==> job 9958 <==
## lascon_top
module lascon_top #(
    parameter int LASCON_VARIANT = 0
)(
    input  logic                                clk,
    input  logic                                rst,
    input  logic [2:0]                          mode_i,      
    input  logic [31:0]                         xof_len_i,   
    input  logic                                start_i,     
    input  logic                                abort_i,     
    output logic                                busy_o,      
    output logic                                done_o,      
    output logic                                tag_fail_o,  
    input  logic [63:0]                         s_axis_tdata,   
    input  logic [7:0]                          s_axis_tkeep,   
    input  logic [3:0]                          s_axis_tuser,   
    input  logic                                s_axis_tlast,   
    input  logic                                s_axis_tvalid,  
    output logic                                s_axis_tready,  
    output logic [63:0]                         m_axis_tdata,   
    output logic [7:0]                          m_axis_tkeep,   
    output logic [3:0]                          m_axis_tuser,   
    output logic                                m_axis_tlast,   
    output logic                                m_axis_tvalid,  
    input  logic                                m_axis_tready   
);
make LEC_CHECK=0 CAP_MARGIN=15 CELL_PAD_IN_SITES_DETAIL_PLACEMENT=2 CELL_PAD_IN_SITES_GLOBAL_PLACEMENT=2 CORE_ASPECT_RATIO=0.68 CORE_MARGIN=2 CORE_UTILIZATION=26 CTS_CLUSTER_DIAMETER=332 CTS_CLUSTER_SIZE=36 GPL_TIMING_DRIVEN=0 MAX_ROUTING_LAYER=met4 MIN_ROUTING_LAYER=met2 SLEW_MARGIN=10 finish   # period 7.0 ns
run.sh (not shown) runs the stock make flow with config.mk's settings and CLKGATE_MAP_FILE=.
==> job 5866 (differences from job 9958) <==
CAP_MARGIN = 20   (was 15)
CELL_PAD_IN_SITES_DETAIL_PLACEMENT = unset   (was 2)
CELL_PAD_IN_SITES_GLOBAL_PLACEMENT = unset   (was 2)
CORE_ASPECT_RATIO = unset   (was 0.68)
CORE_UTILIZATION = 59   (was 26)
CTS_CLUSTER_DIAMETER = unset   (was 332)
CTS_CLUSTER_SIZE = unset   (was 36)
GPL_TIMING_DRIVEN = unset   (was 0)
MAX_ROUTING_LAYER = unset   (was met4)
MIN_ROUTING_LAYER = unset   (was met2)
SETUP_SLACK_MARGIN = 1.34   (was unset)
SLEW_MARGIN = 20   (was 10)
==> flow/constraint.sdc (replaced) <==
create_clock -name core_clock -period 5.15 [get_ports {clk}]
set_input_delay 1.0300 -clock core_clock [delete_from_list [all_inputs] [get_ports {clk}]]
set_output_delay 1.0300 -clock core_clock [all_outputs]
set_load 0.01 [all_outputs]
==> job 269 (differences from job 9958) <==
CAP_MARGIN = 20   (was 15)
CELL_PAD_IN_SITES_DETAIL_PLACEMENT = unset   (was 2)
CELL_PAD_IN_SITES_GLOBAL_PLACEMENT = unset   (was 2)
CORE_ASPECT_RATIO = unset   (was 0.68)
CORE_UTILIZATION = 58   (was 26)
CTS_CLUSTER_DIAMETER = unset   (was 332)
CTS_CLUSTER_SIZE = unset   (was 36)
GPL_TIMING_DRIVEN = unset   (was 0)
MIN_ROUTING_LAYER = unset   (was met2)
SETUP_SLACK_MARGIN = 1.24   (was unset)
SLEW_MARGIN = 20   (was 10)
TNS_END_PERCENT = 5   (was unset)
==> flow/constraint.sdc (replaced) <==
create_clock -name core_clock -period 5.35 [get_ports {clk}]
set_input_delay 1.0700 -clock core_clock [delete_from_list [all_inputs] [get_ports {clk}]]
set_output_delay 1.0700 -clock core_clock [all_outputs]
set_load 0.01 [all_outputs]
==> job 7683 (differences from job 9958) <==
CAP_MARGIN = 20   (was 15)
CELL_PAD_IN_SITES_DETAIL_PLACEMENT = unset   (was 2)
CELL_PAD_IN_SITES_GLOBAL_PLACEMENT = unset   (was 2)
CORE_ASPECT_RATIO = unset   (was 0.68)
CORE_UTILIZATION = 68   (was 26)
CTS_CLUSTER_DIAMETER = unset   (was 332)
CTS_CLUSTER_SIZE = 47   (was 36)
GPL_TIMING_DRIVEN = unset   (was 0)
MIN_ROUTING_LAYER = unset   (was met2)
SETUP_SLACK_MARGIN = 0.3   (was unset)
SLEW_MARGIN = 20   (was 10)
==> flow/constraint.sdc (replaced) <==
create_clock -name core_clock -period 6.31 [get_ports {clk}]
set_input_delay 1.2620 -clock core_clock [delete_from_list [all_inputs] [get_ports {clk}]]
set_output_delay 1.2620 -clock core_clock [all_outputs]
set_load 0.01 [all_outputs]
==> notes <==
In job 7683 the die area is lower than in job 5866, by about 13%. Area after synthesis is the same in job 7683 and job 9958. In synthesized cell count, job 9958 and job 7683 do not differ. Job 9958 failed in global routing (GRT-0116). Job 7683 ended with an error in global routing (GRT-0116). Job 5866 ended with an error in global routing on GRT-0232. Job 269 produced a layout that fails on capacitance limit, slew limit, setup timing.

========
==> v33 <==
lascon_top again, from the RTL that the note above started with.
## lascon_top
module lascon_top #(
    parameter int LASCON_VARIANT = 0
)(
    input  logic                                clk,
    input  logic                                rst,
    input  logic [2:0]                          mode_i,      
    input  logic [31:0]                         xof_len_i,   
    input  logic                                start_i,     
    input  logic                                abort_i,     
    output logic                                busy_o,      
    output logic                                done_o,      
    output logic                                tag_fail_o,  
    input  logic [63:0]                         s_axis_tdata,   
    input  logic [7:0]                          s_axis_tkeep,   
    input  logic [3:0]                          s_axis_tuser,   
    input  logic                                s_axis_tlast,   
    input  logic                                s_axis_tvalid,  
    output logic                                s_axis_tready,  
    output logic [63:0]                         m_axis_tdata,   
    output logic [7:0]                          m_axis_tkeep,   
    output logic [3:0]                          m_axis_tuser,   
    output logic                                m_axis_tlast,   
    output logic                                m_axis_tvalid,  
    input  logic                                m_axis_tready   
);
clock: 5.51 ns
lec_check: 0
cap_margin: 20
core_margin: 2
core_utilization: 63
cts_cluster_diameter: 358
cts_cluster_size: 35
setup_slack_margin: 0.3
slew_margin: 20
==> v7 (differences from v33) <==
CORE_UTILIZATION = 43   (was 63)
CTS_CLUSTER_DIAMETER = not set   (was 358)
CTS_CLUSTER_SIZE = not set   (was 35)
==> flow/constraint.sdc (replaced) <==
create_clock -name core_clock -period 4.35 [get_ports {clk}]
set_input_delay 0.8700 -clock core_clock [delete_from_list [all_inputs] [get_ports {clk}]]
set_output_delay 0.8700 -clock core_clock [all_outputs]
set_load 0.01 [all_outputs]
==> v35 (differences from v33) <==
ABC_AREA = 1   (was not set)
CORE_UTILIZATION = 57   (was 63)
CTS_CLUSTER_DIAMETER = not set   (was 358)
CTS_CLUSTER_SIZE = 94   (was 35)
==> flow/constraint.sdc (replaced) <==
create_clock -name core_clock -period 3.83 [get_ports {clk}]
set_input_delay 0.7660 -clock core_clock [delete_from_list [all_inputs] [get_ports {clk}]]
set_output_delay 0.7660 -clock core_clock [all_outputs]
set_load 0.01 [all_outputs]
==> results <==
Clk cell area share: v33 -; v7 3.58%; v35 3.26%
CP peak stage delay: v33 -; v7 0.46 ns; v35 0.40 ns
Setup slack of the critical path after layout: v33 -; v7 -0.724 ns; v35 -1.24 ns
Number of cells on the critical path: v33 -; v7 18; v35 26
Post-Synthesis Net Count: v33 6093; v7 6093; v35 7529
Number of tap cells added at floorplan: v33 -; v7 1512; v35 1144
Post-CTS sizing: v33 445; v7 513; v35 658
Max FO, Critical Path: v33 -; v7 7; v35 12
Routed vias/inst: v33 -; v7 6.47; v35 6.44
Depth of the worst register-to-register path: v33 -; v7 20; v35 31
Total Negative Setup Slacks: v33 -; v7 -42.20 ns; v35 -460.50 ns
Result of the run: v33 aborted with a tool error; v7 complete, but fails checks; v35 complete, but fails checks
Stage where the flow stopped: v33 global routing (5_1_grt); v7 -; v35 -
Layout check failures: v33 -; v7 setup timing; v35 setup timing
Critical path startpoint: v33 -; v7 u_aead_fsm.state_r[11]; v35 u_padder.state[2]
Register cell area after layout: v33 -; v7 15000 um2; v35 14900 um2
Sink of the worst hold path: v33 -; v7 u_aead_fsm.shared_key_tag_r[1][13]; v35 u_aead_fsm.shared_key_tag_r[0][10]
HP Class: v33 -; v7 flop to flop; v35 flop to flop
Fraction of area in registers: v33 -; v7 21.4%; v35 22.2%
